==> flow/run.sh <==
#!/bin/bash
# the make line also repeats each setting of config.mk as NAME=value (left out here)
make -C /OpenROAD-flow-scripts/flow DESIGN_CONFIG=/design/flow/config.mk WORK_HOME=/design/flow/orfs CLKGATE_MAP_FILE= finish
==> flow/config.mk <==
export PLATFORM = sky130hd
export DESIGN_NAME = AXI_LITE_PROJ
export DESIGN_NICKNAME = AXI_LITE_PROJ
export VERILOG_FILES = /design/flow/design.v
export SDC_FILE = /design/flow/constraint.sdc
export NUM_CORES = 4
export LEC_CHECK = 0
export CAP_MARGIN = 35
export CORE_MARGIN = 2
export CORE_UTILIZATION = 70
export CTS_CLUSTER_DIAMETER = 329
export CTS_CLUSTER_SIZE = 14
export SETUP_SLACK_MARGIN = 0.6
export SLEW_MARGIN = 20
==> flow/constraint.sdc <==
create_clock -name core_clock -period 4.76 [get_ports {clk}]
set_input_delay 0.9520 -clock core_clock [delete_from_list [all_inputs] [get_ports {clk}]]
set_output_delay 0.9520 -clock core_clock [all_outputs]
set_load 0.01 [all_outputs]
==> flow/design.v <==
module AXI_MASTER(
    input ACLK,
    input ARESETN,
    input              AWREADY,
    output reg         AWVALID,
    output reg [31:0]  AWADDR,
    input              WREADY,
    output reg         WVALID,
    output reg [31:0]  WDATA,
    output reg [3:0 ]  WSTRB,
    input              BVALID,
    input      [1:0]   BRESP,
    output reg         BREADY,
    output reg         READY,
    input              ARREADY,
    output reg         ARVALID,
    output reg [31:0]  ARADDR,
    input               RREADY,
    output reg          RVALID,
    input      [31:0]   RDATA,
    input      [31:0]  C_ADRR,
    input      [31:0]  C_DATA,
    input              C_VALID,
    input              C_VALID_R,
    input      [31:0]  C_ADRR_R,
    output     [31:0]  C_DATA_READ,
    input      [3:0 ]  C_STRB
    );
    parameter   AW_IDLE     =    2'b01;
    parameter   AW_VALID    =    2'b10;
    reg      [1:0 ]  AW_STATE, AW_NEXT_STATE;
    reg      [31:0]  AW_DATA;
    always @(posedge ACLK or negedge ARESETN) begin
        if (!ARESETN) begin
            AW_STATE <= AW_IDLE;
        end
        else begin
            AW_STATE <= AW_NEXT_STATE;
        end    
    end
    always @(negedge ACLK) begin
        if (!ARESETN) begin
            AW_NEXT_STATE <= AW_IDLE;
            AWVALID       <= 0;
            AWADDR        <= 0;
        end
        else begin
            case (AW_STATE)
                AW_IDLE : begin
                    AWVALID <= 0;
                    if (C_VALID) begin
                        AW_NEXT_STATE <= AW_VALID;
                        AW_DATA <= C_ADRR;
                    end
                end
                AW_VALID : begin
                    AWVALID <= 1;
                    AWADDR <= AW_DATA;
                    if ( AWVALID && AWREADY ) begin
                        AW_NEXT_STATE <= AW_IDLE;
                         AWVALID <= 0;
                    end
                end
            endcase
        end
    end
    parameter   W_IDLE     =    2'b01;
    parameter   W_VALID    =    2'b10;
    reg      [1:0 ] W_STATE, W_NEXT_STATE;
    reg      [31:0] W_DATA;
    reg      [3: 0] W_STRB;
        always @(posedge ACLK or negedge ARESETN) begin
        if (!ARESETN) begin
            W_STATE     <= W_IDLE;
        end
        else begin
            W_STATE     <= W_NEXT_STATE;
        end    
    end
    always @(negedge ACLK) begin
        if (!ARESETN) begin
            W_NEXT_STATE <= W_IDLE;
            WVALID       <= 0;
            WDATA        <= 0;
            WSTRB        <= 0;
        end
        else begin
            case (W_STATE)
                W_IDLE : begin
                    WVALID   <= 0;
                    if (C_VALID) begin
                        W_NEXT_STATE <= W_VALID;
                        W_DATA  <= C_DATA;
                        W_STRB  <= C_STRB;
                    end
                end
                W_VALID : begin
                    WVALID   <= 1;
                    WDATA    <= W_DATA;
                    WSTRB    <= W_STRB;
                    if (WVALID && WREADY) begin
                        W_NEXT_STATE <= W_IDLE;
                        WVALID   <= 0;
                    end
                end
            endcase
        end
    end
    parameter   B_IDLE     =    2'b01;
    parameter   B_VALID    =    2'b10;
    reg      [1:0] B_STATE, B_NEXT_STATE;
    reg      [1:0] B_DATA;
    always @(posedge ACLK or negedge ARESETN) begin
        if (!ARESETN) begin
            B_STATE      <= B_IDLE;
        end
        else begin
            B_STATE      <= B_NEXT_STATE;
        end    
    end
    always @(negedge ACLK) begin
        if (!ARESETN) begin
            B_NEXT_STATE <= B_IDLE;
            BREADY       <= 0;
            READY        <= 0;
        end
        else begin
            case (B_STATE)
                B_IDLE : begin
                    BREADY   <= 0;
                    if (WVALID) begin
                        B_NEXT_STATE <= B_VALID;
                    end
                end
                B_VALID : begin
                    BREADY   <= 1;
                    if (BVALID && BREADY) begin
                        B_NEXT_STATE <= B_IDLE;
                        B_DATA       <= BRESP;
                        READY        <= 1'b1;
                    end
                end
            endcase
        end
    end
    parameter   AR_IDLE     =    2'b01;
    parameter   AR_VALID    =    2'b10;
    reg         [1:0]  AR_STATE, AR_NEXT_STATE;          
    reg         [31:0] AR_ADDR_SAVE_DATA;
    always @(posedge ACLK or negedge ARESETN) begin
        if (!ARESETN) begin
            AR_STATE <= AR_IDLE;
        end
        else begin
            AR_STATE <= AR_NEXT_STATE;
        end
    end
    always @(negedge ACLK) begin
        if (!ARESETN) begin
            AR_NEXT_STATE <= AR_IDLE;
            AR_ADDR_SAVE_DATA <= 0;
            ARVALID <= 0;
        end
        else begin
            case(AR_STATE)
                AR_IDLE : begin
                    ARVALID <= 0;
                    if(C_VALID_R) begin
                        AR_NEXT_STATE <= AR_VALID;
                        AR_ADDR_SAVE_DATA <= C_ADRR_R;
                    end
                end
                AR_VALID : begin
                    ARVALID <= 1;
                    ARADDR <= AR_ADDR_SAVE_DATA;
                    if(ARVALID && ARREADY) begin
                        AR_NEXT_STATE <= AR_IDLE;
                        ARVALID <= 0;
                    end
                end
            endcase
        end
    end
    parameter   R_IDLE      =   3'b001;
    parameter   R_VALID     =   3'b010;
    parameter   R_SAVE      =   3'b100;
    reg             [2:0]  R_STATE, R_NEXT_STATE;
    reg             [31:0] R_SAVE_DATA;
    reg             [31:0] R_MASTER_DATA;
    assign C_DATA_READ = R_MASTER_DATA;
    always @(posedge ACLK or negedge ARESETN) begin
        if(!ARESETN)begin
            R_STATE <= R_IDLE;
        end
        else begin
            R_STATE <= R_NEXT_STATE;
        end
    end
    always @(negedge ACLK) begin
        if(!ARESETN)begin
            R_NEXT_STATE <= R_IDLE;
            R_SAVE_DATA <= 0;
            RVALID <= 0;
        end
        else begin
            case(R_STATE)
                R_IDLE : begin
                    RVALID <= 0;
                    R_MASTER_DATA <= R_SAVE_DATA;
                    if(C_VALID_R) begin
                        R_NEXT_STATE <= R_VALID;
                    end
                end
                R_VALID : begin
                    RVALID <= 1;
                    if(RVALID && RREADY) begin
                        R_NEXT_STATE <= R_SAVE;
                        RVALID <= 0;
                    end
                end
                R_SAVE : begin
                    R_SAVE_DATA <= RDATA;
                    if(!RVALID) begin
                        R_NEXT_STATE <= R_IDLE;
                    end
                end
            endcase
        end
    end
endmodule
module AXI_SLAVE(
    input ACLK,
    input ARESETN,
    output reg        AWREADY,
    input             AWVALID,
    input      [31:0] AWADDR,
    output reg        WREADY,
    input             WVALID,
    input      [31:0] WDATA,
    input      [3:0 ] WSTRB,
    output reg       BVALID,
    output reg [1:0] BRESP,
    input            BREADY,
    output reg       ARREADY,
    input            ARVALID,
    input     [31:0] ARADDR,
    output reg      RREADY,
    input           RVALID,
    output  [31:0]  RDATA
    );
    parameter   AW_IDLE     =    2'b01;
    parameter   AW_VALID    =    2'b10;
    reg      [1:0 ]  AW_STATE, AW_NEXT_STATE;
    reg      [31:0]  AW_ADDR_SAVE_DATA;
    always @(posedge ACLK or negedge ARESETN) begin
        if (!ARESETN) begin
            AW_STATE <= AW_IDLE;
        end
        else begin
            AW_STATE <= AW_NEXT_STATE;
        end    
    end
    always @(negedge ACLK) begin
        if (!ARESETN) begin
            AW_NEXT_STATE <= AW_IDLE;
            AWREADY       <= 0;
            AW_ADDR_SAVE_DATA <= 0;
        end
        else begin
            case (AW_STATE)
                AW_IDLE : begin
                    AWREADY <= 0;
                    if (AWVALID) begin
                        AW_NEXT_STATE <= AW_VALID;
                    end
                end
                AW_VALID : begin
                    AWREADY <= 1;
                    if ( AWVALID && AWREADY ) begin
                        AW_NEXT_STATE <= AW_IDLE;
                        AW_ADDR_SAVE_DATA <= AWADDR;
                        AWREADY       <= 0;
                    end
                end
            endcase
        end
    end
    parameter   W_IDLE     =    3'b001;
    parameter   W_VALID    =    3'b010;
    parameter   W_SAVE     =    3'b100;
    reg      [2:0]  W_STATE, W_NEXT_STATE;
    reg      [31:0] W_SAVE_DATA;
    reg      [3:0]  W_STRB_REG;
    reg      [7:0] slave_mem [0:31];
    wire     [31:0] W_ADDR0 = AW_ADDR_SAVE_DATA;
    wire     [31:0] W_ADDR1 = AW_ADDR_SAVE_DATA + 32'd1;
    wire     [31:0] W_ADDR2 = AW_ADDR_SAVE_DATA + 32'd2;
    wire     [31:0] W_ADDR3 = AW_ADDR_SAVE_DATA + 32'd3;
        always @(posedge ACLK or negedge ARESETN) begin
            if(!ARESETN) begin
                W_STATE <= W_IDLE;
            end
            else begin
                W_STATE <= W_NEXT_STATE;
            end
        end
    always @(negedge ACLK) begin
        if (!ARESETN) begin
            W_NEXT_STATE <= W_IDLE;
            W_SAVE_DATA  <= 0;
            W_STRB_REG        <= 0;
            WREADY       <= 0;
        end
        else begin
            case (W_STATE)
                W_IDLE : begin
                    WREADY   <= 0;
                    if (WVALID) begin
                        W_NEXT_STATE <= W_VALID;
                    end
                end
                W_VALID : begin
                    WREADY   <= 1;
                    if (WVALID && WREADY) begin
                        WREADY   <= 0;
                        W_NEXT_STATE <= W_SAVE;
                        W_SAVE_DATA  <= WDATA;
                        W_STRB_REG <= WSTRB;
                    end
                end
                W_SAVE : begin
                    if(W_STRB_REG[0] && W_ADDR0 < 32) begin
                    slave_mem[W_ADDR0[4:0]] <= W_SAVE_DATA[7:0];     
                    end
                    if(W_STRB_REG[1] && W_ADDR1 < 32) begin
                    slave_mem[W_ADDR1[4:0]] <= W_SAVE_DATA[15:8];    
                    end
                    if(W_STRB_REG[2] && W_ADDR2 < 32) begin
                    slave_mem[W_ADDR2[4:0]] <= W_SAVE_DATA[23:16];   
                    end
                    if(W_STRB_REG[3] && W_ADDR3 < 32) begin
                    slave_mem[W_ADDR3[4:0]] <= W_SAVE_DATA[31:24];   
                    end
                    if (!WREADY) begin
                        W_NEXT_STATE <= W_IDLE;
                    end
                end
            endcase
        end
    end
    parameter   B_IDLE     =    2'b01;
    parameter   B_VALID    =    2'b10;
    reg      [1:0] B_STATE, B_NEXT_STATE;
    reg      [1:0] B_DATA;
    always @(posedge ACLK or negedge ARESETN) begin
        if (!ARESETN) begin
            B_STATE      <= B_IDLE;
        end
        else begin
            B_STATE      <= B_NEXT_STATE;
        end    
    end
    always @(negedge ACLK) begin
        if (!ARESETN) begin
            B_NEXT_STATE <= B_IDLE;
            BVALID       <= 0;
            B_DATA       <= 0;
            BRESP        <= 0;
        end
        else begin
            case (B_STATE)
                B_IDLE : begin
                    BVALID   <= 0;
                    if (WVALID && WREADY) begin
                        B_NEXT_STATE <= B_VALID;
                        BRESP <= 2'b00;
                    end
                end
                B_VALID : begin
                    BVALID   <= 1;
                    if (BVALID && BREADY) begin
                        B_NEXT_STATE <= B_IDLE;
                    end
                end
            endcase
        end
    end
    parameter   AR_IDLE     =   2'b01;
    parameter   AR_VALID    =   2'b10;
    reg         [1:0]  AR_STATE, AR_NEXT_STATE;
    reg         [31:0] AR_ADDR_SAVE_DATA;
    always @(posedge ACLK or negedge ARESETN) begin
        if(!ARESETN) begin
            AR_STATE <= AR_IDLE;
        end
        else begin
            AR_STATE <= AR_NEXT_STATE;
        end
    end
    always @(negedge ACLK) begin
        if(!ARESETN) begin
            AR_NEXT_STATE <= AR_IDLE;
            AR_ADDR_SAVE_DATA <= 0;
            ARREADY <= 0;
        end
        else begin
            case(AR_STATE)
                AR_IDLE : begin
                    ARREADY <= 0;
                    if(ARVALID)begin
                        AR_NEXT_STATE <= AR_VALID;
                        AR_ADDR_SAVE_DATA <= ARADDR;
                    end
                end
                AR_VALID : begin
                    ARREADY <= 1;
                    if(ARVALID && ARREADY) begin
                        AR_NEXT_STATE <= AR_IDLE;
                        ARREADY <= 0;
                    end
                end
            endcase
        end
    end
    parameter   R_IDLE      =   3'b001;
    parameter   R_VALID     =   3'b010;
    parameter   R_SAVE      =   3'b010;
    reg             [2:0]  R_STATE, R_NEXT_STATE;
    reg             [31:0] R_SAVE_DATA;
    wire     [31:0] R_ADDR0 = AR_ADDR_SAVE_DATA;
    wire     [31:0] R_ADDR1 = AR_ADDR_SAVE_DATA + 32'd1;
    wire     [31:0] R_ADDR2 = AR_ADDR_SAVE_DATA + 32'd2;
    wire     [31:0] R_ADDR3 = AR_ADDR_SAVE_DATA + 32'd3;
    wire     [7:0]  R_BYTE0 = (R_ADDR0 < 32) ? slave_mem[R_ADDR0[4:0]] : 8'd0;
    wire     [7:0]  R_BYTE1 = (R_ADDR1 < 32) ? slave_mem[R_ADDR1[4:0]] : 8'd0;
    wire     [7:0]  R_BYTE2 = (R_ADDR2 < 32) ? slave_mem[R_ADDR2[4:0]] : 8'd0;
    wire     [7:0]  R_BYTE3 = (R_ADDR3 < 32) ? slave_mem[R_ADDR3[4:0]] : 8'd0;
    assign RDATA = R_SAVE_DATA;   
    always @(posedge ACLK or negedge ARESETN) begin
        if(!ARESETN) begin
            R_STATE <= R_IDLE;
        end
        else begin
            R_STATE <= R_NEXT_STATE;
        end
    end
    always @(negedge ACLK or negedge ARESETN) begin
        if(!ARESETN) begin
            R_NEXT_STATE <= R_IDLE;
            RREADY <= 0;
        end
        else begin
            case(R_STATE)
                R_IDLE : begin
                RREADY <= 0;
                    if(RVALID) begin
                        R_NEXT_STATE <= R_VALID;
                    end
                end
                R_VALID: begin
                RREADY <= 1;
                    if (RVALID && RREADY) begin
                        R_SAVE_DATA <= {R_BYTE3, R_BYTE2, R_BYTE1, R_BYTE0};
                        RREADY <= 0;
                        R_NEXT_STATE <= R_IDLE;
                    end
                end
            endcase
        end
    end
endmodule
module AXI_LITE_PROJ #(
    parameter   ADDRESS     =   32,
    parameter   DATA_WIDTH  =   32
)
(
    input                   clk,
    input                   reset_n,
    input      [31:0]       C_ADRR,
    input      [31:0]       C_DATA,
    input                   C_VALID,
    input                   C_VALID_R,
    input      [31:0]       C_ADRR_R,
    output     [31:0]       C_DATA_READ,
    input      [3:0 ]       C_STRB,
    output reg              READY_S
);
 wire                       S_AWREADY;
 wire                       M_AWVALID;
 wire          [31: 0]      M_AWADDR;
 wire                       S_WREADY;
 wire                       M_WVALID;
 wire          [31: 0]      M_WDATA;
 wire                       S_BVALID;
 wire          [1 : 0]      S_BRESP;
 wire                       M_BREADY;
 wire                       S_ARREADY;
 wire                       M_ARVALID;
 wire          [31: 0]      M_ARADDR;
 wire                       S_RREADY;
 wire                       M_RVALID;
 wire          [31: 0]      S_RDATA;
 wire          [3 : 0]      M_WSTRB;
 wire                       READY;
always @(*) READY_S = READY;
 AXI_MASTER            AXI_M(
    .ACLK(clk),
    .ARESETN(reset_n),
    .AWREADY(S_AWREADY),
    .AWVALID(M_AWVALID),
    .AWADDR(M_AWADDR),
    .WREADY(S_WREADY),
    .WVALID(M_WVALID),
    .WDATA(M_WDATA),
    .WSTRB(M_WSTRB),
    .BVALID(S_BVALID),
    .BRESP(S_BRESP),
    .BREADY(M_BREADY),
    .READY(READY),
    .ARREADY(S_ARREADY),
    .ARVALID(M_ARVALID),
    .ARADDR(M_ARADDR),
    .RREADY(S_RREADY),
    .RVALID(M_RVALID),
    .RDATA(S_RDATA),
    .C_ADRR(C_ADRR),
    .C_DATA(C_DATA),
    .C_VALID(C_VALID),
    .C_VALID_R(C_VALID_R),
    .C_ADRR_R(C_ADRR_R),
    .C_DATA_READ(C_DATA_READ),
    .C_STRB(C_STRB)
    );
AXI_SLAVE               AXI_S(
    .ACLK(clk),
    .ARESETN(reset_n),
    .AWREADY(S_AWREADY),
    .AWVALID(M_AWVALID),
    .AWADDR(M_AWADDR),
    .WREADY(S_WREADY),
    .WVALID(M_WVALID),
    .WDATA(M_WDATA),
    .WSTRB(M_WSTRB),
    .BVALID(S_BVALID),
    .BRESP(S_BRESP),
    .BREADY(M_BREADY),
    .ARREADY(S_ARREADY),
    .ARVALID(M_ARVALID),
    .ARADDR(M_ARADDR),
    .RREADY(S_RREADY),
    .RVALID(M_RVALID),
    .RDATA(S_RDATA)
    );
endmodule
==> results of run 1 <==
==> routing by layer <==
metal  track usage  overflow
met1         0.762        15
met2         0.912        13
met3         0.675        12
met4         0.746        14
met5         0.504         2
==> timing repair <==
item | in CTS
cloned | 4
resized | 163
setup endpoints to repair | 922
setup buffers | 27
pin swaps | 18
==> metrics by stage <==
stage          utilization  setup WS (ps)  hold WS (ps)  std cells
2_1_floorplan            -          -1080           408       3997
3_3_place_gp         0.781          -1370           412       4927
3_5_place_dp         0.788          -1440           416       4948
4_1_cts              0.868           -897           417       5730
==> impl_metrics.py, run 1 <==
# Physical implementation metrics
metrics = {
    "logic_synthesis": {
        "edf_count": 420,
        "synth_area_um2": 45400,
        "ys_top_cells_by_count": "nand2_1, mux2i_1, edfxtp_1",
        "ys.flop_type": "edfxtp_1",
        "syn-num-nets": 4123,
        "synth_area_leader_cell": "edfxtp_1",
        "synth_cell_types": 94,
        "syn_area_per_cell_um2": 11.4,
        "synthCells": 3997,
        "yosys_area_um2": 45400,
        "synthAdderAreaFrac": 0.00607,
        "synthXorXnorAreaFrac": 0.0135,
        "simple_gate_share": 0.149,
        "yosysTopAreaCellShare": 0.278,
        "netlist_logic_family_top": "multiplexers",
        "ys_seq_share": 0.408,
        "top_cells_by_area": "edfxtp_1, mux4_2, dfxtp_1",
        "synth_flops": 707,
        "ys_cells": 3997,
        "ys_sh_aoi": 0.109,
        "yosys.cell_count.top_type": "nand2_1",
        "async_flop_share": 0.0354,
        "yosysWarnings": 3,
        "ys_sh_mux": 0.278,
    },
    "floorplanning": {
        "fp_util": 0.707,
        "fp.dieH_um": 259,
        "rows": 93,
        "io_pins": 137,
        "dieArea_um2": 66900,
        "chipWidth_um": 259,
        "fp.coreArea_um2": 64200,
    },
    "placed_design": {
        "dpl_cell_area_um2": 50600,
        "place_congestion": 1.11,
        "dp_hpwl_um": 118000,
        "portBuffers": 136,
    },
    "clock_network": {
        "htreeDepth": 2,
        "cts_sinks": 707,
        "cts_root_buf": "clkbuf_16",
        "cts.hold.buffers_added": 0,
        "cts_max_path_buffers": 3,
        "cts_made_buffers": 56,
    },
    "global_routing": {
        "track_usage": 0.776,
        "grt_overflow": 56,
    },
    "run_status": {
        "error": "[ERROR GRT-0232] Routing congestion too high. Check the congestion heatmap in the GUI.",
        "haltStage": "5_1_grt",
        "outcome": "stopped before the end",
    },
}
==> inputs of run 2 (changes only) <==
Settings changed: CAP_MARGIN 35 to 20, CORE_UTILIZATION 70 to 61, CTS_CLUSTER_DIAMETER 329 to unset, CTS_CLUSTER_SIZE 14 to 39, PLACE_DENSITY set to 0.6, SETUP_SLACK_MARGIN 0.6 to 1.34.
Clock period 4.76 ns to 5.27 ns, I/O delays scaled along.
==> run 2 against run 1 <==
Net effect:
- the layout now fails its checks (negative setup slack)
- die area is 15% higher
- synthesized cell count stayed put
- area after synthesis stayed put
==> impl_metrics.py, run 2 <==
# Flow results
metrics = {
    "run_status": {
        "outcome": "complete, but fails checks",
        "so_faults": "negative setup slack",
    },
    "logic_synthesis": {
        "ys_sh_mux": 0.278,
        "yosys.cell_count.top_type": "nand2_1",
        "yosysWarnings": 3,
        "synth_flops": 707,
        "ys_cells": 3997,
        "ys_seq_share": 0.408,
        "edf_count": 420,
        "synth_cell_types": 94,
        "synthCells": 3997,
        "top_cells_by_area": "edfxtp_1, mux4_2, dfxtp_1",
        "ys_top_cells_by_count": "nand2_1, mux2i_1, edfxtp_1",
        "ys_sh_aoi": 0.109,
        "synthAdderAreaFrac": 0.00607,
        "yosys_area_um2": 45400,
        "synth_area_um2": 45400,
        "async_flop_share": 0.0354,
        "syn_area_per_cell_um2": 11.4,
        "synth_area_leader_cell": "edfxtp_1",
        "syn-num-nets": 4123,
        "ys.flop_type": "edfxtp_1",
        "netlist_logic_family_top": "multiplexers",
        "simple_gate_share": 0.149,
        "yosysTopAreaCellShare": 0.278,
        "synthXorXnorAreaFrac": 0.0135,
    },
    "setup_path": {
        "critPathTopFamily": "simple AND/OR/NAND/NOR gates",
        "crit_buf_inv": 3,
        "r2r_slack_ps": -850,
        "critical_path_cell_count": 12,
        "critPathMaxFanout": 11,
        "r2r_start": "AXI_S.W_STATE[1]$_DFF_PN0_",
        "cp_data_required_time_ps": 3090,
        "start_kind": "flop",
        "cp_cell_sequence": "nor4bb_4 > buf_4 > and2_4 > nand3_4 > nor4b_4 > nand4_4 > clkbuf_16 > nor3_4 > buf_12 > mux2i_1 > a221oi_2 > a21o_1",
        "startpoint": "AXI_S.W_STATE[1]$_DFF_PN0_",
        "critPathArrivalTime_ps": 3940,
        "criticalPathCategory": "flop to flop",
        "timing.rr.end": "AXI_S.slave_mem[18][3]$_DFFE_NP_",
        "crit_end": "AXI_S.slave_mem[18][3]$_DFFE_NP_",
        "endpoint_kind": "flop",
        "r2r.worst_path.cells": 12,
        "crit_path_top_delay_cell": "nor4bb_4",
        "critical_path.max_stage_delay_ps": 470,
    },
    "pwr": {
        "p_comb_frac": 0.086,
        "internal_power_w": 0.0111,
        "powerClk_w": 0.00837,
        "power.density_nw_per_um2": 281,
        "leakagePower_nw": 22.3,
        "p_switching_w": 0.00496,
        "max-vdd-ir-drop_mv": 0.368,
        "power_w": 0.0160,
        "power-top-group": "clock",
        "p_sw_frac": 0.309,
        "clkPwrFrac": 0.522,
        "comb-power_w": 0.00137,
        "seqPwrFrac": 0.393,
        "p_seq_w": 0.00630,
    },
    "global_routing": {
        "grt_max_degree": 117,
        "grt_pass1_vias": 42100,
        "grt_overflow": 0,
        "antenna_found_initial": 5,
        "track_usage": 0.448,
        "grt_pass1_wl_um": 256000,
    },
    "floorplanning": {
        "dieArea_um2": 76600,
        "fp.dieH_um": 277,
        "io_pins": 137,
        "fp.coreArea_um2": 74100,
        "fp_util": 0.613,
        "rows": 100,
        "chipWidth_um": 277,
    },
    "hold_path": {
        "min_path_type": "flop to flop",
        "holdPathStages": 0,
        "min_from": "AXI_M.R_SAVE_DATA[18]$_SDFFE_NN0P_",
        "worst_hold_path.endpoint": "AXI_M.R_MASTER_DATA[18]$_DFFE_NP_",
    },
    "layout": {
        "fin_cells": 5893,
        "stdcell_area_um2": 57200,
        "syn_to_final_growth_pct": 26.0,
        "ff_latch_area_um2": 18500,
        "logic_area_um2": 26500,
        "n_fill_cell": 4445,
        "layout.nets": 4987,
    },
    "clock_network": {
        "cts_tree": "built",
        "path_clk_slew_ps": 70,
        "cts.hold.buffers_added": 0,
        "cts_sinks": 707,
        "htreeDepth": 3,
        "clock_latency_ps": 710,
        "cts_made_buffers": 79,
        "cts_max_path_buffers": 3,
        "cts_root_buf": "clkbuf_16",
    },
    "final_timing": {
        "rsz0062_at_grt": "yes",
        "skew_ps": 87.6,
        "setup_slack_ps": -850,
        "hold_viol": 0,
        "slew_viol_final": 0,
        "worst_hold_slack_ps": 424,
        "maxSlewHeadroom": 0.192,
        "worst_slew_pin_slew_ps": 1210,
        "setup_viol": 628,
        "setup_tns_ps": -392320,
    },
    "detailed_routing": {
        "drc": 0,
        "drtIter0Drc": 6349,
        "wl_per_cell_um": 30.0,
        "viasPerCell": 7.06,
        "routed_wl_um": 177000,
        "num_vias": 41600,
        "dr.pass1.iters": 9,
        "ant_nets": 0,
    },
    "placed_design": {
        "place_inst": 5022,
        "dpl_cell_area_um2": 50300,
        "portBuffers": 136,
        "place_congestion": 1.09,
        "dp_hpwl_um": 116000,
    },
    "job": {
        "cap_violations": 0,
        "warnings": 734,
    },
}
run 2: through the flow:
step	setup WS [ps]	util
after floorplan	-927	-
after global placement	-1650	0.679
after detailed placement	-1630	0.679
after CTS	-771	0.760
after global routing	-896	0.772
final	-850	0.772
run 2: layer usage:
| metal | GRT usage | routed length [um] | part of all wire | vias up |
|---|---|---|---|---|
| li1 | - | - | - | 17200 |
| met1 | 0.527 | 59600 | 0.34 | 20000 |
| met2 | 0.666 | 77900 | 0.44 | 3522 |
| met3 | 0.219 | 28100 | 0.16 | 910 |
| met4 | 0.257 | 11200 | 0.063 | 8 |
| met5 | 0.0131 | 184 | 0.0010 | - |
run 2: cell type report:
cell class,instances,share of cell area
clock buffers,83,0.0350
multi-input cells,2861,0.463
clock inverters,743,0.0594
well taps,969,0.0212
inverters,50,0.00350
repair buffers,479,0.0933
diodes,1,0.0000438
flip-flops and latches,707,0.324
run 2: what timing repair did:
action,4_1_cts,5_1_grt
cloned,2,4
endpoints found under the setup margin,991,999
setup buffers,22,17
gates resized,77,142
pin swaps,14,65
==> inputs of run 3 (changes only) <==
Settings changed: ABC_AREA set to 1, CAP_MARGIN 20 to 40, CELL_PAD_IN_SITES_GLOBAL_PLACEMENT set to 2, CORE_MARGIN 2 to 5, CORE_UTILIZATION 61 to 64, CTS_CLUSTER_DIAMETER set to 68, CTS_CLUSTER_SIZE 39 to 69, GPL_ROUTABILITY_DRIVEN set to 1, GPL_TIMING_DRIVEN set to 0, MAX_ROUTING_LAYER set to met5, PLACE_DENSITY 0.6 to unset, PLACE_DENSITY_LB_ADDON set to 0.18, SETUP_SLACK_MARGIN 1.34 to 0.2, TNS_END_PERCENT set to 85.
Clock period 5.27 ns to 10.0 ns, I/O delays scaled along.
==> run 3 against run 2 <==
Net effect:
- the flow now stops in 3_1_place_gp_skip_io
- synthesized cell count is 76% higher
- area after synthesis is 9.6% higher
- die area is 8.8% higher
==> impl_metrics.py, run 3 <==
# Physical implementation metrics
metrics = {
    "logic_synthesis": {
        "syn-num-nets": 7163,
        "ys_top_cells_by_count": "nand2_1, nand3_1, nor2_1",
        "synthCells": 7037,
        "synth_area_um2": 49700,
        "ys_sh_aoi": 0.0789,
        "synth_area_leader_cell": "edfxtp_1",
        "synthAdderAreaFrac": 0.00554,
        "ys.flop_type": "edfxtp_1",
        "syn_area_per_cell_um2": 7.07,
        "yosys.cell_count.top_type": "nand2_1",
        "ys_sh_mux": 0.0272,
        "yosys_area_um2": 49700,
        "netlist_logic_family_top": "simple AND/OR/NAND/NOR gates",
        "ys_cells": 7037,
        "async_flop_share": 0.0354,
        "synth_cell_types": 55,
        "yosysTopAreaCellShare": 0.254,
        "top_cells_by_area": "edfxtp_1, nand2_1, dfxtp_1",
        "synthXorXnorAreaFrac": 0.0139,
        "synth_flops": 707,
        "edf_count": 420,
        "yosysWarnings": 3,
        "ys_seq_share": 0.372,
        "simple_gate_share": 0.412,
    },
    "floorplanning": {
        "rows": 102,
        "dieArea_um2": 83400,
        "fp.dieH_um": 289,
        "fp.coreArea_um2": 77200,
        "chipWidth_um": 289,
        "fp_util": 0.644,
    },
    "run_status": {
        "haltStage": "3_1_place_gp_skip_io",
        "error": "[ERROR FLW-0024] Place density exceeds 1.0 (current PLACE_DENSITY_LB_ADDON =  0.18). Please check if the value of  PLACE_DENSITY_LB_ADDON is between 0 and 0.99.",
        "outcome": "stopped before the end",
    },
}
==> inputs of run 4 (changes only) <==
Settings changed: ABC_AREA 1 to 0, CELL_PAD_IN_SITES_DETAIL_PLACEMENT set to 1, CORE_ASPECT_RATIO set to 1.03, CORE_MARGIN 5 to 7, CORE_UTILIZATION 64 to 69, CTS_CLUSTER_DIAMETER 68 to 117, CTS_CLUSTER_SIZE 69 to 61, MAX_ROUTING_LAYER met5 to unset, MIN_ROUTING_LAYER set to met1, PLACE_DENSITY_LB_ADDON 0.18 to unset, SETUP_SLACK_MARGIN 0.2 to 0.58, SLEW_MARGIN 20 to 5, TNS_END_PERCENT 85 to 5.
Clock period 10.0 ns to 7.87 ns, I/O delays scaled along.
==> run 4 against run 3 <==
Net effect:
- the run again fails in 3_1_place_gp_skip_io
- die area shrank 12%
- synthesized cell count is 43% lower
- area after synthesis down 8.7%
==> impl_metrics.py, run 4 <==
# Physical implementation metrics
metrics = {
    "run_status": {
        "outcome": "stopped before the end",
        "haltStage": "3_1_place_gp_skip_io",
        "error": "[ERROR GPL-0301] Utilization 113.466 % exceeds 100%.",
    },
    "logic_synthesis": {
        "ys_sh_aoi": 0.109,
        "ys_cells": 3997,
        "async_flop_share": 0.0354,
        "netlist_logic_family_top": "multiplexers",
        "synthXorXnorAreaFrac": 0.0135,
        "synthCells": 3997,
        "yosysWarnings": 3,
        "yosysTopAreaCellShare": 0.278,
        "yosys.cell_count.top_type": "nand2_1",
        "ys_sh_mux": 0.278,
        "synthAdderAreaFrac": 0.00607,
        "top_cells_by_area": "edfxtp_1, mux4_2, dfxtp_1",
        "syn_area_per_cell_um2": 11.4,
        "ys_top_cells_by_count": "nand2_1, mux2i_1, edfxtp_1",
        "ys_seq_share": 0.408,
        "syn-num-nets": 4123,
        "synth_cell_types": 94,
        "edf_count": 420,
        "yosys_area_um2": 45400,
        "simple_gate_share": 0.149,
        "synth_area_leader_cell": "edfxtp_1",
        "synth_area_um2": 45400,
        "ys.flop_type": "edfxtp_1",
        "synth_flops": 707,
    },
    "floorplanning": {
        "fp_util": 0.697,
        "fp.coreArea_um2": 65100,
        "rows": 95,
        "fp.dieH_um": 274,
        "chipWidth_um": 267,
        "dieArea_um2": 73200,
    },
}
==> inputs of run 5 (changes only) <==
Settings changed: ABC_AREA 0 to unset, CAP_MARGIN 40 to 20, CELL_PAD_IN_SITES_DETAIL_PLACEMENT 1 to unset, CELL_PAD_IN_SITES_GLOBAL_PLACEMENT 2 to 3, CORE_ASPECT_RATIO 1.03 to unset, CORE_UTILIZATION 69 to 40, CTS_CLUSTER_DIAMETER 117 to unset, CTS_CLUSTER_SIZE 61 to 69, GPL_ROUTABILITY_DRIVEN 1 to 0, GPL_TIMING_DRIVEN 0 to unset, MAX_ROUTING_LAYER set to met5, MIN_ROUTING_LAYER met1 to unset, PLACE_DENSITY_LB_ADDON set to 0.18, SETUP_SLACK_MARGIN 0.58 to 0.2, SLEW_MARGIN 5 to 20, TNS_END_PERCENT 5 to 85.
Clock period 7.87 ns to 10.0 ns, I/O delays scaled along.
==> run 5 against run 4 <==
Net effect:
- area after synthesis unchanged
- the run now finishes clean
- synthesized cell count unchanged
- die area increased by 68%
==> impl_metrics.py, run 5 <==
# Flow results
metrics = {
    "hold_path": {
        "min_path_type": "flop to flop",
        "min_from": "AXI_M.AR_ADDR_SAVE_DATA[0]$_SDFFE_NN0P_",
        "holdPathStages": 0,
        "worst_hold_path.endpoint": "AXI_M.ARADDR[0]$_DFFE_NP_",
    },
    "setup_path": {
        "cp_cell_sequence": "buf_6 > nor4bb_4 > buf_4 > and2_1 > nand4_1 > or4_1 > nor4_4 > buf_4 > mux2i_1 > o41ai_2 > buf_4",
        "crit_path_top_delay_cell": "or4_1",
        "r2r_slack_ps": 1260,
        "critPathTopFamily": "simple AND/OR/NAND/NOR gates",
        "endpoint_kind": "flop",
        "critical_path.max_stage_delay_ps": 570,
        "r2r_start": "AXI_S.W_STATE[1]$_DFF_PN0_",
        "crit_end": "AXI_S.slave_mem[19][5]$_DFFE_NP_",
        "critical_path_cell_count": 11,
        "timing.rr.end": "AXI_S.slave_mem[19][5]$_DFFE_NP_",
        "startpoint": "reset_n",
        "crit_buf_inv": 4,
        "criticalPathCategory": "input port to flop",
        "crit_path_frequent_cell": "buf_4",
        "critPathArrivalTime_ps": 4910,
        "critPathMaxFanout": 8,
        "start_kind": "input port",
        "r2r.worst_path.cells": 10,
        "cp_data_required_time_ps": 5350,
    },
    "final_timing": {
        "setup_slack_ps": 442,
        "maxSlewHeadroom": 0.243,
        "worst_slew_pin_slew_ps": 1130,
        "skew_ps": 69.9,
        "rsz0062_at_grt": "no",
        "setup_viol": 0,
        "slew_viol_final": 0,
        "hold_viol": 0,
    },
    "placed_design": {
        "dpl_cell_area_um2": 50300,
        "dp_hpwl_um": 125000,
        "pre_cts_ws_ps": -351,
        "portBuffers": 136,
        "place_inst": 5536,
    },
    "pwr": {
        "comb-power_w": 0.000676,
        "powerClk_w": 0.00432,
        "max-vdd-ir-drop_mv": 0.173,
        "p_switching_w": 0.00243,
        "internal_power_w": 0.00588,
        "power_w": 0.00832,
        "leakagePower_nw": 21.6,
        "seqPwrFrac": 0.399,
        "p_comb_frac": 0.081,
        "power.density_nw_per_um2": 149,
        "clkPwrFrac": 0.519,
        "power-top-group": "clock",
        "p_sw_frac": 0.293,
        "p_seq_w": 0.00332,
    },
    "logic_synthesis": {
        "yosys_area_um2": 45400,
        "simple_gate_share": 0.149,
        "syn_area_per_cell_um2": 11.4,
        "async_flop_share": 0.0354,
        "ys_cells": 3997,
        "yosysTopAreaCellShare": 0.278,
        "yosysWarnings": 3,
        "yosys.cell_count.top_type": "nand2_1",
        "ys_top_cells_by_count": "nand2_1, mux2i_1, edfxtp_1",
        "ys_seq_share": 0.408,
        "edf_count": 420,
        "synthAdderAreaFrac": 0.00607,
        "netlist_logic_family_top": "multiplexers",
        "synthXorXnorAreaFrac": 0.0135,
        "synth_flops": 707,
        "synth_cell_types": 94,
        "synth_area_um2": 45400,
        "synth_area_leader_cell": "edfxtp_1",
        "ys.flop_type": "edfxtp_1",
        "top_cells_by_area": "edfxtp_1, mux4_2, dfxtp_1",
        "ys_sh_aoi": 0.109,
        "syn-num-nets": 4123,
        "ys_sh_mux": 0.278,
        "synthCells": 3997,
    },
    "detailed_routing": {
        "drc": 0,
        "ant_nets": 0,
        "wl_per_cell_um": 28.4,
        "routed_wl_um": 181000,
        "drtIter0Drc": 4023,
        "num_vias": 39100,
        "viasPerCell": 6.14,
        "dr.pass1.iters": 6,
        "num_antenna_cells": 0,
    },
    "global_routing": {
        "grt_overflow": 0,
        "antenna_found_initial": 1,
        "track_usage": 0.288,
        "grt_pass1_vias": 39400,
        "grt_max_degree": 138,
        "grt_pass1_wl_um": 265000,
    },
    "layout": {
        "n_fill_cell": 10400,
        "syn_to_final_growth_pct": 23.1,
        "fin_util": 0.497,
        "fin_cells": 6375,
        "stdcell_area_um2": 55900,
        "layout.nets": 4934,
    },
    "floorplanning": {
        "io_pins": 137,
        "chipWidth_um": 351,
        "fp.coreArea_um2": 112000,
        "fp.dieH_um": 351,
        "fp_util": 0.403,
        "dieArea_um2": 123000,
        "rows": 123,
    },
    "clock_network": {
        "cts_resized": 0,
        "cts.hold.buffers_added": 0,
        "cts_made_buffers": 87,
        "cts_max_path_buffers": 3,
        "post_cts_buffers": 0,
        "clock_latency_ps": 690,
        "cts_tree": "built",
        "cts_root_buf": "clkbuf_16",
        "cts_sinks": 707,
        "path_clk_slew_ps": 50,
        "htreeDepth": 3,
    },
    "job": {
        "warnings": 722,
        "cap_violations": 0,
    },
    "run_status": {
        "outcome": "complete, no violations",
    },
}
==> run 5: area by class of cell <==
type	instances	area [um2]	share of cell area
Inverter	50	189	0.00338
Timing Repair Buffer	418	4400	0.0787
Multi-Input combinational cell	2861	25400	0.454
Clock buffer	101	2390	0.0428
Clock inverter	738	3150	0.0564
Sequential cell	707	18500	0.331
Tap cell	1500	1880	0.0336
==> run 5: layer usage <==
metal  GRT usage  wire, um  vias to the layer above
met3       0.108     21400                      457
li1            -         -                    17100
met5           0         0                        -
met2       0.435     80300                     2263
met4       0.133      8190                        0
met1       0.367     71000                    19300
==> run 5: stage by stage <==
stage / setup TNS, ps / hold WS (ps)
floorplan: 0 / 408
global placement: -145400 / 413
detailed placement: -100300 / 415
CTS: 0 / 421
global route: 0 / 429
finish: 0 / 417
==> inputs of run 6 (changes only) <==
Settings changed: ABC_AREA set to 0, CAP_MARGIN 20 to 40, CELL_PAD_IN_SITES_GLOBAL_PLACEMENT 3 to 2, CORE_ASPECT_RATIO set to 1.03, CORE_UTILIZATION 40 to 68, CTS_CLUSTER_DIAMETER set to 155, CTS_CLUSTER_SIZE 69 to 61, GPL_TIMING_DRIVEN set to 0, MAX_ROUTING_LAYER met5 to unset, MIN_ROUTING_LAYER set to met2, PLACE_DENSITY_LB_ADDON 0.18 to unset, SETUP_SLACK_MARGIN 0.2 to 0.58, SLEW_MARGIN 20 to 5, TNS_END_PERCENT 85 to 5.
Clock period 10.0 ns to 7.87 ns, I/O delays scaled along.
==> run 6 against run 5 <==
Net effect:
- the run now fails in 3_1_place_gp_skip_io
- area after synthesis is the same
- synthesized cell count unchanged
- die area fell by 40%
==> impl_metrics.py, run 6 <==
# Physical implementation metrics
metrics = {
    "run_status": {
        "error": "[ERROR GPL-0301] Utilization 112.630 % exceeds 100%.",
        "haltStage": "3_1_place_gp_skip_io",
        "outcome": "stopped before the end",
    },
    "logic_synthesis": {
        "ys_sh_mux": 0.278,
        "netlist_logic_family_top": "multiplexers",
        "synth_cell_types": 94,
        "ys_cells": 3997,
        "ys_top_cells_by_count": "nand2_1, mux2i_1, edfxtp_1",
        "yosys.cell_count.top_type": "nand2_1",
        "synthCells": 3997,
        "synth_area_um2": 45400,
        "ys.flop_type": "edfxtp_1",
        "syn_area_per_cell_um2": 11.4,
        "yosysWarnings": 3,
        "async_flop_share": 0.0354,
        "synthAdderAreaFrac": 0.00607,
        "ys_seq_share": 0.408,
        "yosys_area_um2": 45400,
        "edf_count": 420,
        "synthXorXnorAreaFrac": 0.0135,
        "yosysTopAreaCellShare": 0.278,
        "synth_flops": 707,
        "simple_gate_share": 0.149,
        "top_cells_by_area": "edfxtp_1, mux4_2, dfxtp_1",
        "ys_sh_aoi": 0.109,
        "synth_area_leader_cell": "edfxtp_1",
        "syn-num-nets": 4123,
    },
    "floorplanning": {
        "fp_util": 0.692,
        "rows": 95,
        "chipWidth_um": 269,
        "fp.dieH_um": 276,
        "dieArea_um2": 74200,
        "fp.coreArea_um2": 65600,
    },
}
==> inputs of run 7 (changes only) <==
Settings changed: CELL_PAD_IN_SITES_DETAIL_PLACEMENT set to 1, CORE_UTILIZATION 68 to 65, CTS_CLUSTER_DIAMETER 155 to 117, GPL_TIMING_DRIVEN 0 to 1, MIN_ROUTING_LAYER met2 to met1.
==> run 7 against run 6 <==
Net effect:
- area after synthesis stayed put
- synthesized cell count did not move
- die area up 4.4%
- the flow again stops in 3_1_place_gp_skip_io
==> impl_metrics.py, run 7 <==
# Physical implementation metrics
metrics = {
    "floorplanning": {
        "dieArea_um2": 77400,
        "fp.dieH_um": 282,
        "fp.coreArea_um2": 69300,
        "fp_util": 0.655,
        "chipWidth_um": 274,
        "rows": 98,
    },
    "logic_synthesis": {
        "simple_gate_share": 0.149,
        "syn-num-nets": 4123,
        "async_flop_share": 0.0354,
        "top_cells_by_area": "edfxtp_1, mux4_2, dfxtp_1",
        "synth_area_um2": 45400,
        "ys_top_cells_by_count": "nand2_1, mux2i_1, edfxtp_1",
        "ys_cells": 3997,
        "syn_area_per_cell_um2": 11.4,
        "yosysWarnings": 3,
        "ys_sh_mux": 0.278,
        "ys_seq_share": 0.408,
        "synthAdderAreaFrac": 0.00607,
        "synth_flops": 707,
        "yosys.cell_count.top_type": "nand2_1",
        "yosys_area_um2": 45400,
        "netlist_logic_family_top": "multiplexers",
        "ys.flop_type": "edfxtp_1",
        "yosysTopAreaCellShare": 0.278,
        "ys_sh_aoi": 0.109,
        "synth_area_leader_cell": "edfxtp_1",
        "synthCells": 3997,
        "synthXorXnorAreaFrac": 0.0135,
        "edf_count": 420,
        "synth_cell_types": 94,
    },
    "run_status": {
        "error": "[ERROR GPL-0301] Utilization 106.628 % exceeds 100%.",
        "haltStage": "3_1_place_gp_skip_io",
        "outcome": "stopped before the end",
    },
}
==> inputs of run 8 (changes only) <==
Settings changed: ABC_AREA 0 to 1, CAP_MARGIN 40 to 20, CELL_PAD_IN_SITES_DETAIL_PLACEMENT 1 to unset, CELL_PAD_IN_SITES_GLOBAL_PLACEMENT 2 to unset, CORE_ASPECT_RATIO 1.03 to unset, CORE_MARGIN 7 to 2, CORE_UTILIZATION 65 to 54, CTS_CLUSTER_DIAMETER 117 to unset, CTS_CLUSTER_SIZE 61 to 98, GPL_ROUTABILITY_DRIVEN 0 to unset, GPL_TIMING_DRIVEN 1 to unset, MIN_ROUTING_LAYER met1 to unset, PLACE_DENSITY set to 0.6, SETUP_SLACK_MARGIN 0.58 to unset, SLEW_MARGIN 5 to 20, TNS_END_PERCENT 5 to unset.
Clock period 7.87 ns to 6.33 ns, I/O delays scaled along.
==> run 8 against run 7 <==
Net effect:
- now clean on timing, DRC and antenna
- synthesized cell count is 76% higher
- die area up 22%
- area after synthesis rose by 9.6%
==> impl_metrics.py, run 8 <==
# Flow results
metrics = {
    "detailed_routing": {
        "num_vias": 55300,
        "drtIter0Drc": 8902,
        "viasPerCell": 6.15,
        "wl_per_cell_um": 24.1,
        "dr.pass1.iters": 19,
        "ant_nets": 0,
        "drc": 0,
        "routed_wl_um": 216000,
    },
    "clock_network": {
        "cts_made_buffers": 83,
        "cts_root_buf": "clkbuf_16",
        "cts_max_path_buffers": 3,
        "cts_sinks": 707,
        "path_clk_slew_ps": 40,
        "htreeDepth": 3,
        "cts.hold.buffers_added": 0,
        "cts_tree": "built",
        "cts_resized": 0,
        "post_cts_buffers": 0,
        "clock_latency_ps": 740,
    },
    "logic_synthesis": {
        "simple_gate_share": 0.412,
        "yosysTopAreaCellShare": 0.254,
        "synthXorXnorAreaFrac": 0.0139,
        "ys_seq_share": 0.372,
        "ys_top_cells_by_count": "nand2_1, nand3_1, nor2_1",
        "syn-num-nets": 7163,
        "yosysWarnings": 3,
        "syn_area_per_cell_um2": 7.07,
        "synth_cell_types": 55,
        "yosys.cell_count.top_type": "nand2_1",
        "synth_flops": 707,
        "synth_area_um2": 49700,
        "ys_sh_aoi": 0.0789,
        "yosys_area_um2": 49700,
        "ys_cells": 7037,
        "async_flop_share": 0.0354,
        "top_cells_by_area": "edfxtp_1, nand2_1, dfxtp_1",
        "synth_area_leader_cell": "edfxtp_1",
        "edf_count": 420,
        "ys.flop_type": "edfxtp_1",
        "synthAdderAreaFrac": 0.00554,
        "synthCells": 7037,
        "ys_sh_mux": 0.0272,
        "netlist_logic_family_top": "simple AND/OR/NAND/NOR gates",
    },
    "global_routing": {
        "grt_pass1_wl_um": 317000,
        "grt_max_degree": 135,
        "track_usage": 0.448,
        "grt_overflow": 0,
        "antenna_found_initial": 8,
        "grt_pass1_vias": 51700,
    },
    "hold_path": {
        "worst_hold_path.endpoint": "AXI_M.R_MASTER_DATA[30]$_DFFE_NP_",
        "min_from": "AXI_M.R_SAVE_DATA[30]$_SDFFE_NN0P_",
        "holdPathStages": 0,
        "min_path_type": "flop to flop",
    },
    "pwr": {
        "max-vdd-ir-drop_mv": 0.320,
        "p_switching_w": 0.00586,
        "power_w": 0.0157,
        "clkPwrFrac": 0.433,
        "leakagePower_nw": 28.1,
        "p_seq_w": 0.00555,
        "internal_power_w": 0.00981,
        "seqPwrFrac": 0.354,
        "p_comb_frac": 0.212,
        "powerClk_w": 0.00679,
        "p_sw_frac": 0.374,
        "power-top-group": "clock",
        "comb-power_w": 0.00333,
        "power.density_nw_per_um2": 265,
    },
    "floorplanning": {
        "fp_util": 0.543,
        "fp.dieH_um": 307,
        "io_pins": 137,
        "chipWidth_um": 307,
        "rows": 111,
        "dieArea_um2": 94500,
        "fp.coreArea_um2": 91500,
    },
    "placed_design": {
        "place_congestion": 1.09,
        "pre_cts_ws_ps": -422,
        "dp_hpwl_um": 138000,
        "portBuffers": 136,
    },
    "setup_path": {
        "r2r_slack_ps": 340,
        "critPathTopFamily": "buffers and inverters",
        "crit_buf_inv": 1,
        "r2r_start": "AXI_S.W_STATE[1]$_DFF_PN0_",
        "criticalPathCategory": "flop to primary output",
        "critical_path_cell_count": 1,
        "startpoint": "AXI_M.R_MASTER_DATA[30]$_DFFE_NP_",
        "critPathArrivalTime_ps": 4930,
        "start_kind": "flop",
        "r2r.worst_path.cells": 16,
        "crit_end": "C_DATA_READ[30]",
        "critPathMaxFanout": 1,
        "timing.rr.end": "AXI_S.slave_mem[22][0]$_DFFE_NP_",
        "endpoint_kind": "primary output",
        "critical_path.max_stage_delay_ps": 590,
        "cp_cell_sequence": "clkdlybuf4s50_1",
        "cp_data_required_time_ps": 5060,
        "crit_path_top_delay_cell": "clkdlybuf4s50_1",
    },
    "final_timing": {
        "slew_viol_final": 0,
        "skew_ps": 65.8,
        "worst_slew_pin_slew_ps": 1240,
        "hold_viol": 0,
        "worst_hold_slack_ps": 412,
        "setup_viol": 0,
        "rsz0062_at_grt": "no",
        "maxSlewHeadroom": 0.167,
        "setup_slack_ps": 133,
    },
    "layout": {
        "syn_to_final_growth_pct": 18.7,
        "fin_util": 0.645,
        "layout.nets": 7860,
        "n_fill_cell": 8314,
    },
    "run_status": {
        "outcome": "complete, no violations",
    },
    "job": {
        "cap_violations": 0,
        "warnings": 729,
    },
}
## run 8: layout make-up
class / count / area, um2 / share of cell area
repair buffers: 454 / 4680 / 0.0793
clock inverters: 744 / 3260 / 0.0552
well taps: 1186 / 1480 / 0.0251
clock buffers: 87 / 2140 / 0.0363
flip-flops and latches: 707 / 18500 / 0.313
diodes: 6 / 15.0 / 0.000254
inverters: 527 / 1990 / 0.0338
multi-input cells: 5278 / 27000 / 0.457
## run 8: metrics by stage
stage,std cells,setup TNS (ps),area [um2]
2_1_floorplan,7037,-21680,49800
6_report,8989,0,59000
3_3_place_gp,8152,-179490,53600
4_1_cts,8982,0,59000
5_1_grt,8983,0,59000
3_5_place_dp,8152,-171850,53600
## run 8: layer usage
metal	track usage	vias up	wire [um]
met5	0	-	82
met4	0.344	12	19000
met3	0.163	1112	30800
met2	0.625	4095	87200
met1	0.560	25100	79200
li1	-	24900	-
==> inputs of run 9 (changes only) <==
Settings changed: CAP_MARGIN 20 to 40, CELL_PAD_IN_SITES_GLOBAL_PLACEMENT set to 2, CORE_MARGIN 2 to 7, CORE_UTILIZATION 54 to 40, CTS_CLUSTER_DIAMETER set to 68, CTS_CLUSTER_SIZE 98 to 69, GPL_ROUTABILITY_DRIVEN set to 1, MAX_ROUTING_LAYER set to met5, PLACE_DENSITY 0.6 to unset, PLACE_DENSITY_LB_ADDON set to 0.18, SETUP_SLACK_MARGIN set to 0.2, TNS_END_PERCENT set to 85.
Clock period 6.33 ns to 10.0 ns, I/O delays scaled along.
==> run 9 against run 8 <==
Net effect:
- still clean on timing, DRC and antenna
- die area rose by 42%
- area after synthesis unchanged
- register-to-register slack better by 1300 ps
- non-clock buffer count down 101
- highest routed layer is now met4
==> impl_metrics.py, run 9 <==
# Flow results
metrics = {
    "setup_path": {
        "endpoint_kind": "flop",
        "critical_path_cell_count": 14,
        "start_kind": "input port",
        "cp_cell_sequence": "clkbuf_8 > nand2_1 > nor2_1 > nand3_1 > nor2_1 > nand2_1 > nor2_1 > nand2_1 > nor2_2 > nand3_4 > buf_4 > nor2_8 > nand2_2 > nand4_1",
        "crit_end": "AXI_S.slave_mem[26][2]$_DFFE_NP_",
        "r2r_slack_ps": 1620,
        "critical_path.max_stage_delay_ps": 460,
        "critPathArrivalTime_ps": 4510,
        "startpoint": "reset_n",
        "cp_data_required_time_ps": 5320,
        "r2r.worst_path.cells": 14,
        "criticalPathCategory": "input port to flop",
        "timing.rr.end": "AXI_S.slave_mem[26][2]$_DFFE_NP_",
        "crit_buf_inv": 2,
        "r2r_start": "AXI_S.W_STATE[1]$_DFF_PN0_",
        "critPathTopFamily": "simple AND/OR/NAND/NOR gates",
        "critPathMaxFanout": 13,
        "crit_path_top_delay_cell": "nand3_4",
    },
    "run_status": {
        "outcome": "complete, no violations",
    },
    "placed_design": {
        "dpl_cell_area_um2": 52800,
        "place_congestion": 0.945,
        "dp_hpwl_um": 152000,
        "portBuffers": 136,
    },
    "detailed_routing": {
        "wl_per_cell_um": 24.6,
        "routed-wl-met3_um": 27000,
        "num_vias": 53200,
        "ant_nets": 0,
        "routed_wl_um": 229000,
        "drc": 0,
        "viasPerCell": 5.71,
        "top_layer": "met4",
        "dr.pass1.iters": 5,
        "wl_met2_um": 97400,
        "drtIter0Drc": 5889,
        "wl_met1_um": 94000,
    },
    "floorplanning": {
        "io_pins": 137,
        "fp.dieH_um": 367,
        "fp.coreArea_um2": 123000,
        "rows": 129,
        "dieArea_um2": 134000,
        "chipWidth_um": 367,
        "fp_util": 0.403,
    },
    "layout": {
        "layout.nets": 7742,
        "stdcell_area_um2": 58100,
        "logic_area_um2": 26900,
        "ff_latch_area_um2": 18500,
        "syn_to_final_growth_pct": 16.9,
        "n_fill_cell": 12800,
    },
    "clock_network": {
        "cts.hold.buffers_added": 0,
        "clock_latency_ps": 710,
        "path_clk_slew_ps": 50,
        "cts_root_buf": "clkbuf_16",
        "post_cts_buffers": 0,
        "htreeDepth": 3,
        "cts_max_path_buffers": 3,
        "cts_resized": 0,
        "cts_sinks": 707,
        "cts_tree": "built",
        "cts_made_buffers": 66,
    },
    "final_timing": {
        "skew_ps": 89.3,
        "hold_viol": 0,
        "worst_slew_pin_slew_ps": 979,
        "slew_viol_final": 0,
        "setup_viol": 0,
        "setup_tns_ps": 0,
        "rsz0062_at_grt": "no",
        "maxSlewHeadroom": 0.347,
        "worst_hold_slack_ps": 408,
    },
    "pwr": {
        "p_sw_frac": 0.393,
        "powerClk_w": 0.00403,
        "p_seq_w": 0.00347,
        "leakagePower_nw": 27.1,
        "power.density_nw_per_um2": 164,
        "power_w": 0.00953,
        "internal_power_w": 0.00579,
        "max-vdd-ir-drop_mv": 0.211,
        "comb-power_w": 0.00203,
        "power-top-group": "clock",
        "clkPwrFrac": 0.423,
        "p_comb_frac": 0.213,
        "p_switching_w": 0.00374,
        "seqPwrFrac": 0.364,
    },
    "global_routing": {
        "track_usage": 0.324,
        "grt_pass1_wl_um": 332000,
        "grt_max_degree": 161,
        "grt_pass1_vias": 50500,
        "grt_overflow": 0,
        "antenna_found_initial": 2,
    },
    "hold_path": {
        "min_path_type": "flop to flop",
        "min_from": "AXI_M.R_SAVE_DATA[13]$_SDFFE_NN0P_",
        "worst_hold_path.endpoint": "AXI_M.R_MASTER_DATA[13]$_DFFE_NP_",
        "holdPathStages": 0,
    },
    "job": {
        "cap_violations": 0,
        "warnings": 723,
    },
    "logic_synthesis": {
        "yosys_area_um2": 49700,
        "ys_top_cells_by_count": "nand2_1, nand3_1, nor2_1",
        "simple_gate_share": 0.412,
        "async_flop_share": 0.0354,
        "netlist_logic_family_top": "simple AND/OR/NAND/NOR gates",
        "synthCells": 7037,
        "synth_area_leader_cell": "edfxtp_1",
        "ys_seq_share": 0.372,
        "synthXorXnorAreaFrac": 0.0139,
        "ys.flop_type": "edfxtp_1",
        "ys_sh_aoi": 0.0789,
        "top_cells_by_area": "edfxtp_1, nand2_1, dfxtp_1",
        "ys_sh_mux": 0.0272,
        "yosys.cell_count.top_type": "nand2_1",
        "synthAdderAreaFrac": 0.00554,
        "synth_area_um2": 49700,
        "syn_area_per_cell_um2": 7.07,
        "synth_cell_types": 55,
        "syn-num-nets": 7163,
        "synth_flops": 707,
        "yosysTopAreaCellShare": 0.254,
        "yosysWarnings": 3,
        "ys_cells": 7037,
        "edf_count": 420,
    },
}
[run 9: cell type report]
cell class              count  share of cell area
multi-input cells        5278               0.462
flip-flops and latches    707               0.318
repair buffers            353              0.0605
clock inverters           734              0.0594
well taps                1637              0.0352
inverters                 527              0.0343
clock buffers              69              0.0297
diodes                      3            0.000129
[run 9: stage by stage]
step | cells | util | worst slack (ps)
2_1_floorplan | 7037 | - | 451
3_3_place_gp | 8460 | 0.423 | 64.6
3_5_place_dp | 8490 | 0.428 | 155
4_1_cts | 9292 | 0.470 | 883
5_1_grt | 9305 | 0.471 | 613
6_report | 9308 | 0.471 | 805
[run 9: routing by layer]
layer | vias to the layer above | track usage
li1 | 24700 | -
met1 | 24900 | 0.430
met2 | 2948 | 0.481
met3 | 608 | 0.104
met4 | 0 | 0.152
met5 | - | 0
==> inputs of run 10 (changes only) <==
Settings changed: ABC_AREA 1 to 0, CELL_PAD_IN_SITES_GLOBAL_PLACEMENT 2 to 1, CORE_ASPECT_RATIO set to 0.56, CORE_MARGIN 7 to 2, CTS_CLUSTER_DIAMETER 68 to unset, CTS_CLUSTER_SIZE 69 to 50, HOLD_SLACK_MARGIN set to -0.09, MAX_ROUTING_LAYER met5 to unset, PLACE_DENSITY_LB_ADDON 0.18 to 0.19, SETUP_SLACK_MARGIN 0.2 to 0.43, SLEW_MARGIN 20 to 30, TNS_END_PERCENT 85 to unset.
Clock period 10.0 ns to 7.69 ns, I/O delays scaled along.
==> run 10 against run 9 <==
Net effect:
- still clean
- synthesized cell count fell by 43%
- cell count shrank 31%
- core utilization is 4.2 points higher
- area after synthesis shrank 8.7%
- total power is 9.6% higher
- die area decreased by 13%
- via count decreased by 24%
- clock skew down 8.9 ps
- sequential share of layout area is 0.28 points higher
- register-to-register slack got worse by 1200 ps
- global-route usage down 0.27 points
- largest power group unchanged
- highest routed layer is now met5
==> impl_metrics.py, run 10 <==
# Flow results
metrics = {
    "setup_path": {
        "timing.rr.end": "AXI_S.slave_mem[23][1]$_DFFE_NP_",
        "start_kind": "input port",
        "critPathArrivalTime_ps": 4160,
        "critPathTopFamily": "simple AND/OR/NAND/NOR gates",
        "r2r_slack_ps": 410,
        "r2r_start": "AXI_S.W_STATE[1]$_DFF_PN0_",
        "cp_cell_sequence": "buf_8 > nor4bb_4 > buf_6 > buf_6 > and2_4 > nand4_1 > or4_4 > nor4_4 > buf_12 > buf_8 > nand2_1 > o211ai_1 > buf_6",
        "cp_data_required_time_ps": 4230,
        "crit_buf_inv": 6,
        "r2r.worst_path.cells": 12,
        "critical_path.max_stage_delay_ps": 600,
        "crit_path_frequent_cell": "buf_6",
        "criticalPathCategory": "input port to flop",
        "critical_path_cell_count": 13,
        "crit_end": "AXI_S.slave_mem[23][1]$_DFFE_NP_",
        "crit_path_top_delay_cell": "or4_4",
        "critPathMaxFanout": 9,
        "startpoint": "reset_n",
        "endpoint_kind": "flop",
    },
    "pwr": {
        "p_seq_w": 0.00432,
        "powerClk_w": 0.00523,
        "leakagePower_nw": 22.2,
        "internal_power_w": 0.00726,
        "comb-power_w": 0.000901,
        "p_sw_frac": 0.305,
        "power.density_nw_per_um2": 181,
        "clkPwrFrac": 0.500,
        "seqPwrFrac": 0.413,
        "p_switching_w": 0.00319,
        "max-vdd-ir-drop_mv": 0.149,
        "power-top-group": "clock",
        "p_comb_frac": 0.086,
    },
    "logic_synthesis": {
        "ys.flop_type": "edfxtp_1",
        "ys_seq_share": 0.408,
        "netlist_logic_family_top": "multiplexers",
        "synthCells": 3997,
        "top_cells_by_area": "edfxtp_1, mux4_2, dfxtp_1",
        "ys_cells": 3997,
        "yosys_area_um2": 45400,
        "synth_area_um2": 45400,
        "syn-num-nets": 4123,
        "async_flop_share": 0.0354,
        "ys_sh_aoi": 0.109,
        "synth_flops": 707,
        "synth_area_leader_cell": "edfxtp_1",
        "synthXorXnorAreaFrac": 0.0135,
        "ys_top_cells_by_count": "nand2_1, mux2i_1, edfxtp_1",
        "yosysTopAreaCellShare": 0.278,
        "synthAdderAreaFrac": 0.00607,
        "yosysWarnings": 3,
        "yosys.cell_count.top_type": "nand2_1",
        "edf_count": 420,
        "syn_area_per_cell_um2": 11.4,
        "synth_cell_types": 94,
        "simple_gate_share": 0.149,
        "ys_sh_mux": 0.278,
    },
    "layout": {
        "layout.nets": 4974,
        "ff_latch_area_um2": 18500,
        "fin_cells": 6411,
        "n_fill_cell": 10000,
        "syn_to_final_growth_pct": 27.0,
        "stdcell_area_um2": 57700,
        "logic_area_um2": 26500,
    },
    "hold_path": {
        "holdPathStages": 0,
        "min_path_type": "flop to flop",
        "worst_hold_path.endpoint": "AXI_M.R_MASTER_DATA[11]$_DFFE_NP_",
        "min_from": "AXI_M.R_SAVE_DATA[11]$_SDFFE_NN0P_",
    },
    "clock_network": {
        "htreeDepth": 3,
        "cts_sinks": 707,
        "clock_latency_ps": 700,
        "cts_tree": "built",
        "cts_made_buffers": 76,
        "path_clk_slew_ps": 30,
        "cts_root_buf": "clkbuf_16",
        "cts.hold.buffers_added": 0,
        "cts_max_path_buffers": 3,
    },
    "final_timing": {
        "worst_hold_slack_ps": 420,
        "slew_viol_final": 0,
        "setup_viol": 0,
        "worst_slew_pin_slew_ps": 947,
        "skew_ps": 80.4,
        "maxSlewHeadroom": 0.363,
        "hold_viol": 0,
        "rsz0062_at_grt": "yes",
    },
    "detailed_routing": {
        "num_vias": 40400,
        "drtIter0Drc": 6464,
        "viasPerCell": 6.31,
        "dr.pass1.iters": 8,
        "ant_nets": 0,
        "wl_per_cell_um": 29.8,
        "routed_wl_um": 191000,
        "drc": 0,
    },
    "floorplanning": {
        "dieArea_um2": 116000,
        "io_pins": 137,
        "chipWidth_um": 454,
        "fp.coreArea_um2": 112000,
        "fp_util": 0.404,
        "fp.dieH_um": 256,
        "rows": 92,
    },
    "placed_design": {
        "dpl_cell_area_um2": 51100,
        "portBuffers": 136,
        "place_inst": 5548,
        "dp_hpwl_um": 132000,
        "place_congestion": 1.01,
    },
    "global_routing": {
        "grt_pass1_wl_um": 271000,
        "antenna_found_initial": 3,
        "track_usage": 0.322,
        "grt_max_degree": 144,
        "grt_overflow": 0,
        "grt_pass1_vias": 38300,
    },
    "job": {
        "warnings": 727,
        "cap_violations": 0,
    },
    "run_status": {
        "outcome": "complete, no violations",
    },
}
==> run 10: layout make-up <==
class                      instances  area share
timing repair buffer             469      0.0951
tap                             1504      0.0326
clock buffer                      82      0.0350
sequential                       707       0.321
inverter                          50     0.00328
multi-input combinational       2861       0.460
antenna                            1   0.0000434
clock inverter                   737      0.0528
==> run 10: per-layer routing <==
| layer | up-vias | part of all wire | GRT usage |
|---|---|---|---|
| li1 | 17200 | - | - |
| met1 | 20000 | 0.43 | 0.458 |
| met2 | 2927 | 0.36 | 0.373 |
| met3 | 336 | 0.19 | 0.223 |
| met4 | 4 | 0.024 | 0.0912 |
| met5 | - | 0.0025 | 0.0296 |
==> run 10: repair_timing <==
item / in CTS / in global routing
cloned: 3 / 0
resized: 154 / 59
buffers inserted: 24 / 13
endpoints found under the setup margin: 512 / 512
pin swaps: 55 / 22
==> run 10: per-stage QoR <==
stage	total power [W]	setup WS, ps	setup TNS, ps	util
final	0.0104	69.4	0	0.513
after global routing	0.0111	12.2	0	0.513
after CTS	0.0106	135	0	0.509
after detailed placement	0.00579	-658	-267200	0.455
after global placement	0.00577	-629	-250420	0.453
after floorplan	0.00546	-201	-39490	-
Power is estimated from default activity; no workload was simulated.
